## wip/indigo
==> flow/design.v <==
module c6502
(
    input               clock,
    input               ce,
    input               reset_n,
    output      [15:0]  address,
    input       [ 7:0]  in,
    output reg  [ 7:0]  out,
    output reg          we
);
assign address = cp ? ab : pc;
localparam
    LDC = 0,
    ZP  = 1,    ZPX = 2,    ZPY = 3,
    ABS = 4,    ABX = 5,    ABY = 6,    ABZ = 7,
    IX  = 8,    IX2 = 9,    IX3 = 10,
    IY  = 11,   IY2 = 12,   IY3 = 13,
    RUN = 14,   BRA = 15,
    JP1 = 16,   JP2 = 17,
    JND = 18,   TRM = 19,   POP = 20,   JSR = 21,
    RTS = 22;
localparam
    ORA = 0,    AND = 1,    EOR = 2,    ADC = 3,
    STA = 4,    LDA = 5,    CMP = 6,    SBC = 7,
    ASL = 8,    ROL = 9,    LSR = 10,   ROR = 11,
    BIT = 13,   DEC = 14,   INC = 15;
localparam
    DST_A = 0,  DST_X = 1,  DST_Y = 2,  DST_S = 3,
    SRC_D = 0,  SRC_X = 1,  SRC_Y = 2,  SRC_A = 3;
reg [ 7:0]  a, x, y, s, p;
reg         cp;
reg [ 4:0]  t;           
reg [ 2:0]  m;           
reg [15:0]  ab, pc;
reg [ 7:0]  op, w;       
reg [ 3:0]  alu;         
reg [ 1:0]  dst, src;
wire [8:0] zpx = in + x;
wire [8:0] zpy = in + y;
wire [3:0] bra = {p[1], p[0], p[6], p[7]};  
wire [7:0] sn  = s + 1;
always @(posedge clock)
if (reset_n == 1'b0) begin
    p  <= 8'b01100001;
    t  <= 1'b0;
    cp <= 1'b0;
    pc <= 16'h0000;
    a  <= 8'h80;
    x  <= 8'hFE;
    y  <= 8'hDA;
    s  <= 8'h00;
    we <= 1'b0;
end
else if (ce) begin
    we  <= 1'b0;
    case (t)
    LDC: begin
        pc  <= pc + 1;
        m   <= 0;
        op  <= in;
        dst <= DST_A;
        src <= SRC_D;
        casex (in)
        8'b010_011_00: t <= JP1;  
        8'b011_011_00: t <= JND;  
        8'b001_000_00: t <= JSR;  
        8'b011_000_00: t <= RTS;  
        8'bxxx_000_x1: t <= IX;
        8'bxxx_010_x1,
        8'b1xx_000_x0: t <= RUN;  
        8'bxxx_100_x1: t <= IY;
        8'bxxx_110_x1: t <= ABY;
        8'bxxx_001_xx: t <= ZP;
        8'bxxx_011_xx,
        8'b001_000_00: t <= ABS;
        8'b10x_101_1x: t <= ZPY;
        8'bxxx_101_xx: t <= ZPX;
        8'b10x_111_1x: t <= ABY;
        8'bxxx_111_xx: t <= ABX;
        8'bxxx_100_00: t <= BRA;
        default:       t <= RUN;
        endcase
        casex (in)
        8'bxxx_xxx_01: begin alu <= in[7:5]; end
        8'b100_xx1_x0: begin alu <= STA; end
        8'b101_xx1_x0,
        8'b101_000_x0,
        8'b101_010_00,
        8'b10x_010_10,
        8'b100_110_00: begin alu <= LDA; end
        8'b11x_000_00,
        8'b11x_xx1_00: begin alu <= CMP; end
        8'b001_0x1_00: begin alu <= BIT; end
        8'b110_xx1_10,
        8'b100_010_00,
        8'b110_010_10: begin alu <= DEC; end
        8'b111_xx1_10,
        8'b11x_010_00: begin alu <= INC; end
        8'b00x_110_00: begin p[0] <= in[5]; t <= LDC; end  
        8'b01x_110_00: begin p[2] <= in[5]; t <= LDC; end  
        8'b101_110_00: begin p[6] <= 1'b0;  t <= LDC; end  
        8'b11x_110_00: begin p[3] <= in[5]; t <= LDC; end  
        8'b0xx_010_10: begin alu <= {1'b1, in[7:5]}; src <= SRC_A; end
        8'b0xx_xx1_10: begin alu <= {1'b1, in[7:5]}; end
        8'b111_010_10: begin t <= LDC; end
        8'b100_110_10: begin t <= LDC; s <= x; end
        8'b101_110_10: begin x <= s; p[7] <= s[7]; p[1] <= s == 0; t <= LDC; end
        8'b0x0_010_00: begin
            t   <= TRM;
            we  <= 1;
            cp  <= 1;
            out <= in[6] ? a : (p | 8'h30);
            ab  <= {8'h01, s};
            s   <= s - 1;
        end
        8'b0x1_010_00: begin t <= POP; cp <= 1; ab <= {8'h01, sn}; s <= sn; end
        8'b011_000_00: begin cp <= 1; ab <= {8'h01, sn}; end
        endcase
        casex (in)
        8'h86, 8'hA6, 8'hB6, 8'h96, 8'h8E, 8'hAE,
        8'hBE, 8'hA2, 8'hCA, 8'hE8, 8'h9A,
        8'hE0, 8'b111_xx1_00:
            dst <= DST_X;
        8'hA0, 8'h84, 8'hA4, 8'h88, 8'hC8,
        8'h8C, 8'hAC, 8'h94, 8'hB4, 8'hBC,
        8'hC0, 8'b110_xx1_00:
            dst <= DST_Y;
        endcase
        case (in)
        8'hE8, 8'hCA, 8'h8A: src <= SRC_X;  
        8'h88, 8'hC8, 8'h98: src <= SRC_Y;  
        8'hA8, 8'hAA: src <= SRC_A;  
        endcase
    end
    ZP:  begin t <= RUN; ab <= in;       cp <= 1; pc <= pc + 1; end
    ZPX: begin t <= RUN; ab <= zpx[7:0]; cp <= 1; pc <= pc + 1; end
    ZPY: begin t <= RUN; ab <= zpy[7:0]; cp <= 1; pc <= pc + 1; end
    ABS: begin t <= ABZ; pc <= pc + 1; ab <= in; end
    ABX: begin t <= ABZ; pc <= pc + 1; ab <= zpx; end
    ABY: begin t <= ABZ; pc <= pc + 1; ab <= zpy; end
    ABZ: begin t <= RUN; pc <= pc + 1; ab[15:8] <= ab[15:8] + in; cp <= 1; end
    IX:  begin t <= IX2; pc <= pc + 1; cp <= 1; ab <= zpx[7:0]; end
    IY:  begin t <= IY2; pc <= pc + 1; cp <= 1; ab <= in; end
    IX2: begin t <= IX3; w  <= in; ab[7:0] <= ab[7:0] + 1; end
    IY2: begin t <= IY3; w  <= in; ab[7:0] <= ab[7:0] + 1; end
    IX3: begin t <= RUN; ab <= {in, w}; end
    IY3: begin t <= RUN; ab <= {in, w} + y; end
    BRA: begin t <= LDC; pc <= pc + 1 + ((bra[op[7:6]] == op[5]) ? {{8{in[7]}}, in[7:0]} : 0); end
    JP1: begin t <= JP2; pc <= pc + 1; w <= in; end
    JP2: begin t <= LDC; pc <= {in, w}; end
    JND: case (m)
        0: begin m <= 1;   ab[ 7:0] <= in; pc <= pc + 1; end
        1: begin m <= 2;   ab[15:8] <= in; pc <= pc + 1; cp <= 1; end
        2: begin m <= 3;   pc[ 7:0] <= in; ab[7:0] <= ab[7:0] + 1; end
        3: begin t <= LDC; pc[15:8] <= in; cp <= 0; end
    endcase
    POP: begin t <= LDC; cp <= 0; if (op[6]) begin a <= in; p[7] <= in[7]; p[1] <= in == 0; end else p <= in; end
    JSR: case (m)
        0: begin m <= 1; w  <= in; pc <= pc + 1; end
        1: begin m <= 2; we <= 1; out <= pc[15:8]; ab      <= {8'h01, s};  pc[15:8] <= in; cp <= 1;end
        2: begin m <= 3; we <= 1; out <= pc[ 7:0]; ab[7:0] <= ab[7:0] - 1; pc[7:0]  <= w;  end
        3: begin t <= LDC; cp <= 0; s <= s - 2; end
    endcase
    RTS: case (m)
        0: begin m <= 1;   pc[7:0] <= in; ab[7:0] <= ab[7:0] + 1; end
        1: begin t <= LDC; pc <= {in, pc[7:0]} + 1; s <= s + 2; cp <= 0; end
    endcase
    RUN: begin
        cp <= 0;
        t  <= LDC;
        casex (op) 8'bxxx_010_x1, 8'b1xx_000_x0: pc <= pc + 1; endcase
        casex (op)
            8'b100_xxx_01,
            8'b100_xx1_x0: begin t <= TRM; out <= R; we <= 1'b1; cp <= 1'b1; end
            8'bxxx_xxx_01,
            8'b0xx_010_10,
            8'b100_010_10,
            8'b100_110_00: begin a <= R; p <= F; end
            8'b101_xx1_00,
            8'b101_000_00,
            8'b1x0_010_00,
            8'b101_010_00: begin y <= R; p <= F; end
            8'b101_xx1_10,
            8'b101_000_10,
            8'b111_010_00,
            8'b110_010_10,
            8'b101_010_10: begin x <= R; p <= F; end
            8'b0xx_xx1_10,
            8'b11x_xx1_10: begin t <= TRM; out <= R; we <= 1'b1; cp <= 1'b1; p <= F; end
            8'b110_xxx_01,
            8'b11x_000_00,
            8'b11x_xx1_00,
            8'b001_0x1_00: begin p <= F; end
        endcase
    end
    TRM: begin cp <= 0; t <= LDC; end
    endcase
end
wire [7:0] op1 =
    dst == DST_A ? a :
    dst == DST_X ? x :
    dst == DST_Y ? y : s;
wire [7:0] op2 =
    src == SRC_A ? a :
    src == SRC_X ? x :
    src == SRC_Y ? y : in;
wire [8:0] R =
    alu == ORA ? op1 | op2 :
    alu == AND ? op1 & op2 :
    alu == EOR ? op1 ^ op2 :
    alu == ADC ? op1 + op2 + cin :
    alu == STA ? op1 :
    alu == LDA ? op2 :
    alu == CMP ? op1 - op2 :
    alu == SBC ? op1 - op2 - !cin :
    alu == ASL ? {op2[6:0], 1'b0} :
    alu == ROL ? {op2[6:0], cin} :
    alu == LSR ? {1'b0, op2[7:1]} :
    alu == ROR ? {cin, op2[7:1]} :
    alu == BIT ? op1 & op2 :
    alu == DEC ? op2 - 1 :
    alu == INC ? op2 + 1 : 0;
wire sign  =  R[7];         
wire zero  = ~|R[7:0];      
wire oadc  = (op1[7] ^ op2[7] ^ 1'b1) & (op1[7] ^ R[7]);
wire osbc  = (op1[7] ^ op2[7] ^ 1'b0) & (op1[7] ^ R[7]);
wire cin   =  p[0];
wire carry =  R[8];
wire [7:0] F =
    alu == ADC ? {sign, oadc, p[5:2], zero,  carry} :
    alu == CMP ? {sign,       p[6:2], zero, ~carry} :
    alu == SBC ? {sign, osbc, p[5:2], zero, ~carry} :
    alu == ASL || alu == ROL ? {sign, p[6:2], zero, op2[7]} :
    alu == LSR || alu == ROR ? {sign, p[6:2], zero, op2[0]} :
    alu == BIT ? {op2[7:6], p[5:2], zero, p[0]} :
                 {sign,     p[6:2], zero, p[0]};
endmodule
make LEC_CHECK=0 CAP_MARGIN=20 CORE_MARGIN=2 CORE_UTILIZATION=54 CTS_CLUSTER_DIAMETER=389 CTS_CLUSTER_SIZE=98 PLACE_DENSITY=0.37 SETUP_SLACK_MARGIN=1.13 SLEW_MARGIN=20 TNS_END_PERCENT=15 finish   # period 10.0 ns
run.sh (not shown) runs the stock make flow with config.mk's settings and CLKGATE_MAP_FILE=.
## Diff of input files: wip/xenon against wip/indigo
--- a/flow/config.mk
+++ b/flow/config.mk
@@ -10,5 +10 @@
-export CORE_UTILIZATION = 54
-export CTS_CLUSTER_DIAMETER = 389
-export CTS_CLUSTER_SIZE = 98
-export PLACE_DENSITY = 0.37
-export SETUP_SLACK_MARGIN = 1.13
+export CORE_UTILIZATION = 72
@@ -16 +11,0 @@
-export TNS_END_PERCENT = 15
==> flow/constraint.sdc <==
create_clock -name core_clock -period 7.24 [get_ports {clock}]
set_input_delay 1.4480 -clock core_clock [delete_from_list [all_inputs] [get_ports {clock}]]
set_output_delay 1.4480 -clock core_clock [all_outputs]
set_load 0.01 [all_outputs]
Notes after the runs:
From wip/indigo to wip/xenon the numbers moved as follows: post-route fraction of the period consumed by the critical path rose by 15 points; fraction of standard cell area that is sequential stayed essentially flat.
[wip/xenon vs wip/indigo] global router's overall resource usage: higher in wip/xenon
Pin count of the biggest net entering global routing came out exactly the same in wip/indigo and wip/xenon.
In the tables for wip/indigo and wip/xenon, switching power as a share of total power reads higher with wip/indigo.
> inputs changed (wip/xenon -> wip/ember)
--- a/flow/config.mk
+++ b/flow/config.mk
@@ -7,0 +8 @@
+export ABC_AREA = 1
@@ -10 +11,2 @@
-export CORE_UTILIZATION = 72
+export CORE_UTILIZATION = 71
+export PLACE_DENSITY_LB_ADDON = 0.02
@@ -11,0 +14 @@
+export TNS_END_PERCENT = 5
==> flow/constraint.sdc <==
create_clock -name core_clock -period 4.02 [get_ports {clock}]
set_input_delay 0.8040 -clock core_clock [delete_from_list [all_inputs] [get_ports {clock}]]
set_output_delay 0.8040 -clock core_clock [all_outputs]
set_load 0.01 [all_outputs]
==> comparison <==
wip/ember ran to completion and came out clean on the timing, design-rule and antenna checks. In the reports for wip/ember and wip/xenon, the smaller global-route met2 utilization belongs to wip/xenon. When the final numbers for wip/ember and wip/xenon were put side by side, the number of stages on the worst setup path turned out to be greater in wip/ember. Looking at worst setup path endpoint, the p[1] result is from wip/ember; the out[7] one comes from wip/xenon. Looking at via count across wip/ember and wip/xenon, the one that comes out higher is wip/ember. Comparing wip/ember and wip/xenon, the lower wire length on met1 was measured on wip/ember. The lower worst setup slack of wip/ember and wip/xenon is in wip/ember. Against wip/xenon, wip/ember reports a worst slack on hold paths that is higher. Comparing wip/ember and wip/xenon, the higher area of the multi-input gates was measured on wip/xenon. Summed standard-cell area reported by yosys: wip/xenon vs wip/ember, no meaningful difference. Comparing wip/xenon with wip/ember, the portion of the post-synthesis area used by sequential elements came out essentially unchanged. Relative to wip/xenon, pre-CTS setup slack decreased by 1050 ps in wip/ember.

* * *

// c6502: RTL as listed in full above, without the edits since
export LEC_CHECK = 0
export CAP_MARGIN = 20
export CORE_MARGIN = 10
export CORE_UTILIZATION = 54
export CTS_CLUSTER_DIAMETER = 389
export CTS_CLUSTER_SIZE = 98
export PLACE_DENSITY = 0.37
export SETUP_SLACK_MARGIN = -0.65
export SLEW_MARGIN = 20
export TNS_END_PERCENT = 10
create_clock -name core_clock -period 10.0 [get_ports {clock}]
The starting point finished clean.
==> next run, changes <==
CORE_MARGIN = 2   (was 10)
CORE_UTILIZATION = 40   (was 54)
CTS_CLUSTER_DIAMETER = default   (was 389)
CTS_CLUSTER_SIZE = default   (was 98)
PLACE_DENSITY = default   (was 0.37)
SETUP_SLACK_MARGIN = default   (was -0.65)
TNS_END_PERCENT = default   (was 10)
=>
- die area is higher by 11%
- fmax rises by 1.3%
- via count barely changes
- sequential cell count is unchanged
==> next run, changes <==
ABC_AREA = 1   (was default)
CORE_UTILIZATION = 67   (was 40)
clock period = 6.77 ns   (was 10.0 ns; I/O delays follow)
Result: Area after synthesis is about the same. Global-route usage grows by 22 points. Non-clock buffer count shrinks by 1. Via count grows by 15%. Die area shrinks by 40%. Design area stays flat. Final cell count grows by 10%. Sequential cell count stays the same. Worst setup slack gets worse by 1.2 ns. Clock skew barely changes. Worst hold slack gets worse by 0.0042 ns.
==> next run, changes <==
CAP_MARGIN = 0   (was 20)
CORE_UTILIZATION = 72   (was 67)
PLACE_DENSITY_LB_ADDON = 0.01   (was default)
SETUP_SLACK_MARGIN = 1.18   (was default)
TNS_END_PERCENT = 5   (was default)
clock period = 4.02 ns   (was 6.77 ns; I/O delays follow)
What happened: The new run failed in global routing, error GRT-0232; die area is lower by 6.8%; synthesized area stays the same; synthesized cell count is unchanged.
==> next run, changes <==
ABC_AREA = default   (was 1)
CAP_MARGIN = 20   (was 0)
PLACE_DENSITY_LB_ADDON = 0.0   (was 0.01)
SETUP_SLACK_MARGIN = default   (was 1.18)
TNS_END_PERCENT = default   (was 5)
clock period = 6.99 ns   (was 4.02 ns; I/O delays follow)
Result: Now the flow completed with no timing, DRC or antenna violations. Die area stays flat. Area after synthesis stays flat. Synthesized cell count shrinks by 16%.

* * *

== try-indigo ==
Starts from the design.v that is shown in full above.
export LEC_CHECK = 0
export CAP_MARGIN = 0
export CELL_PAD_IN_SITES_GLOBAL_PLACEMENT = 0
export CORE_MARGIN = 2
export CORE_UTILIZATION = 71
export CTS_CLUSTER_SIZE = 47
export GPL_TIMING_DRIVEN = 1
export MAX_ROUTING_LAYER = met4
export PLACE_DENSITY_LB_ADDON = 0.0
export SETUP_SLACK_MARGIN = 1.18
export SLEW_MARGIN = 25
export TNS_END_PERCENT = 75
create_clock -name core_clock -period 4.02 [get_ports {clock}]
What ended try-indigo was a tool error in 5_1_grt; the run never finished.
The inputs of try-nickel differ from those of try-indigo as listed below.
# try-indigo
export LEC_CHECK = 0
export CAP_MARGIN = 0
export CELL_PAD_IN_SITES_GLOBAL_PLACEMENT = 0
export CORE_MARGIN = 2
export CORE_UTILIZATION = 71
export CTS_CLUSTER_SIZE = 47
export GPL_TIMING_DRIVEN = 1
export MAX_ROUTING_LAYER = met4
export PLACE_DENSITY_LB_ADDON = 0.0
export SETUP_SLACK_MARGIN = 1.18
export SLEW_MARGIN = 25
export TNS_END_PERCENT = 75
create_clock -name core_clock -period 4.02 [get_ports {clock}]
# try-nickel
export LEC_CHECK = 0
export ABC_AREA = 1
export CAP_MARGIN = 20
export CELL_PAD_IN_SITES_GLOBAL_PLACEMENT = 0
export CORE_MARGIN = 2
export CORE_UTILIZATION = 72
export CTS_CLUSTER_SIZE = 47
export GPL_TIMING_DRIVEN = 1
export MAX_ROUTING_LAYER = met4
export PLACE_DENSITY = 0.84
export SLEW_MARGIN = 25
export TNS_END_PERCENT = 75
create_clock -name core_clock -period 15.8 [get_ports {clock}]
Findings:
try-nickel: done, clean on timing, DRC and antenna
As of try-nickel, post-detailed-placement half-perimeter wirelength had fallen slightly compared to try-indigo.
Post-cts sizing count down 123 in try-nickel wrt try-indigo
Summary of try-nickel over try-indigo: per-instance average area after synthesis lower; last weighted congestion value of the routability-driven placer went down by 0.093; post-synthesis share of cell area spent on and, or, nand and nor gates moved up; worst slack at placement increased by 9340 ps relative to the old numbers.
In the flow results for try-nickel and try-indigo, the width of the chip is smaller on try-nickel.
Per the comparison of try-nickel with try-indigo, xor/xnor cell area share of the yosys netlist decreased 3.9 points; distinct cell type count of the synthesized netlist moved down; number of flops mapped to enable cells by yosys was more or less identical.
On sequential fraction of the synthesis area, try-nickel and try-indigo are basically level.
What try-umber does differently from try-nickel at the input level:
# try-nickel
export LEC_CHECK = 0
export ABC_AREA = 1
export CAP_MARGIN = 20
export CELL_PAD_IN_SITES_GLOBAL_PLACEMENT = 0
export CORE_MARGIN = 2
export CORE_UTILIZATION = 72
export CTS_CLUSTER_SIZE = 47
export GPL_TIMING_DRIVEN = 1
export MAX_ROUTING_LAYER = met4
export PLACE_DENSITY = 0.84
export SLEW_MARGIN = 25
export TNS_END_PERCENT = 75
create_clock -name core_clock -period 15.8 [get_ports {clock}]
# try-umber
export LEC_CHECK = 0
export CAP_MARGIN = 20
export CELL_PAD_IN_SITES_GLOBAL_PLACEMENT = 0
export CORE_MARGIN = 2
export CORE_UTILIZATION = 71
export CTS_CLUSTER_DIAMETER = 356
export CTS_CLUSTER_SIZE = 47
export GPL_TIMING_DRIVEN = 1
export MAX_ROUTING_LAYER = met4
export PLACE_DENSITY_LB_ADDON = 0.0
export SETUP_SLACK_MARGIN = -0.29
export SLEW_MARGIN = 25
export TNS_END_PERCENT = 75
create_clock -name core_clock -period 4.03 [get_ports {clock}]
==> comparison <==
- try-umber reports its last element of the critical path as out[7]$_DFFE_PP_ while try-nickel reports a[7]$_SDFFE_PN1P_.
- [compare] base=try-nickel new=try-umber: clock tree cell share of total cell area lost 0.39 points; clock network fraction of design power -1.5 points; number of inverters outside the clock class in the layout decreased by 262 relative to the old numbers; cell count -211; area growth from synthesis to final layout +8.7 points.
- From try-nickel to try-umber the numbers moved as follows: combined area of all synthesized cells did not really move; vias after detailed routing decreased 1.5%; final core utilization went up.
- Every stage of try-umber finished as expected; the final checks, on the other hand, flagged setup timing, which means the layout fails.
- Per the comparison of try-umber with try-nickel, total power saw an increase, pin count of the biggest net entering global routing increased by 47% relative to the old numbers, worst slack at placement shrank by 9630 ps.
diff inputs: try-umber => try-sierra
# try-umber
export LEC_CHECK = 0
export CAP_MARGIN = 20
export CELL_PAD_IN_SITES_GLOBAL_PLACEMENT = 0
export CORE_MARGIN = 2
export CORE_UTILIZATION = 71
export CTS_CLUSTER_DIAMETER = 356
export CTS_CLUSTER_SIZE = 47
export GPL_TIMING_DRIVEN = 1
export MAX_ROUTING_LAYER = met4
export PLACE_DENSITY_LB_ADDON = 0.0
export SETUP_SLACK_MARGIN = -0.29
export SLEW_MARGIN = 25
export TNS_END_PERCENT = 75
create_clock -name core_clock -period 4.03 [get_ports {clock}]
# try-sierra
export LEC_CHECK = 0
export CAP_MARGIN = 20
export CELL_PAD_IN_SITES_GLOBAL_PLACEMENT = 0
export CORE_MARGIN = 2
export CORE_UTILIZATION = 71
export CTS_CLUSTER_SIZE = 47
export GPL_TIMING_DRIVEN = 1
export MAX_ROUTING_LAYER = met4
export PLACE_DENSITY_LB_ADDON = 0.02
export SETUP_SLACK_MARGIN = 0.79
export SLEW_MARGIN = 25
export TNS_END_PERCENT = 75
create_clock -name core_clock -period 5.65 [get_ports {clock}]
Findings:
- try-sierra went all the way through synthesis, placement and routing and the layout is clean on timing, DRC and antenna.
- | global-route wire length before repair | lower: try-sierra |
- Diff try-umber -> try-sierra | signed area change from the synthesized netlist to the final layout | decrease of 7.5 points
- Measured slew at the worst slew-check pin: try-sierra > try-umber
Power is estimated from default activity; no workload was simulated.
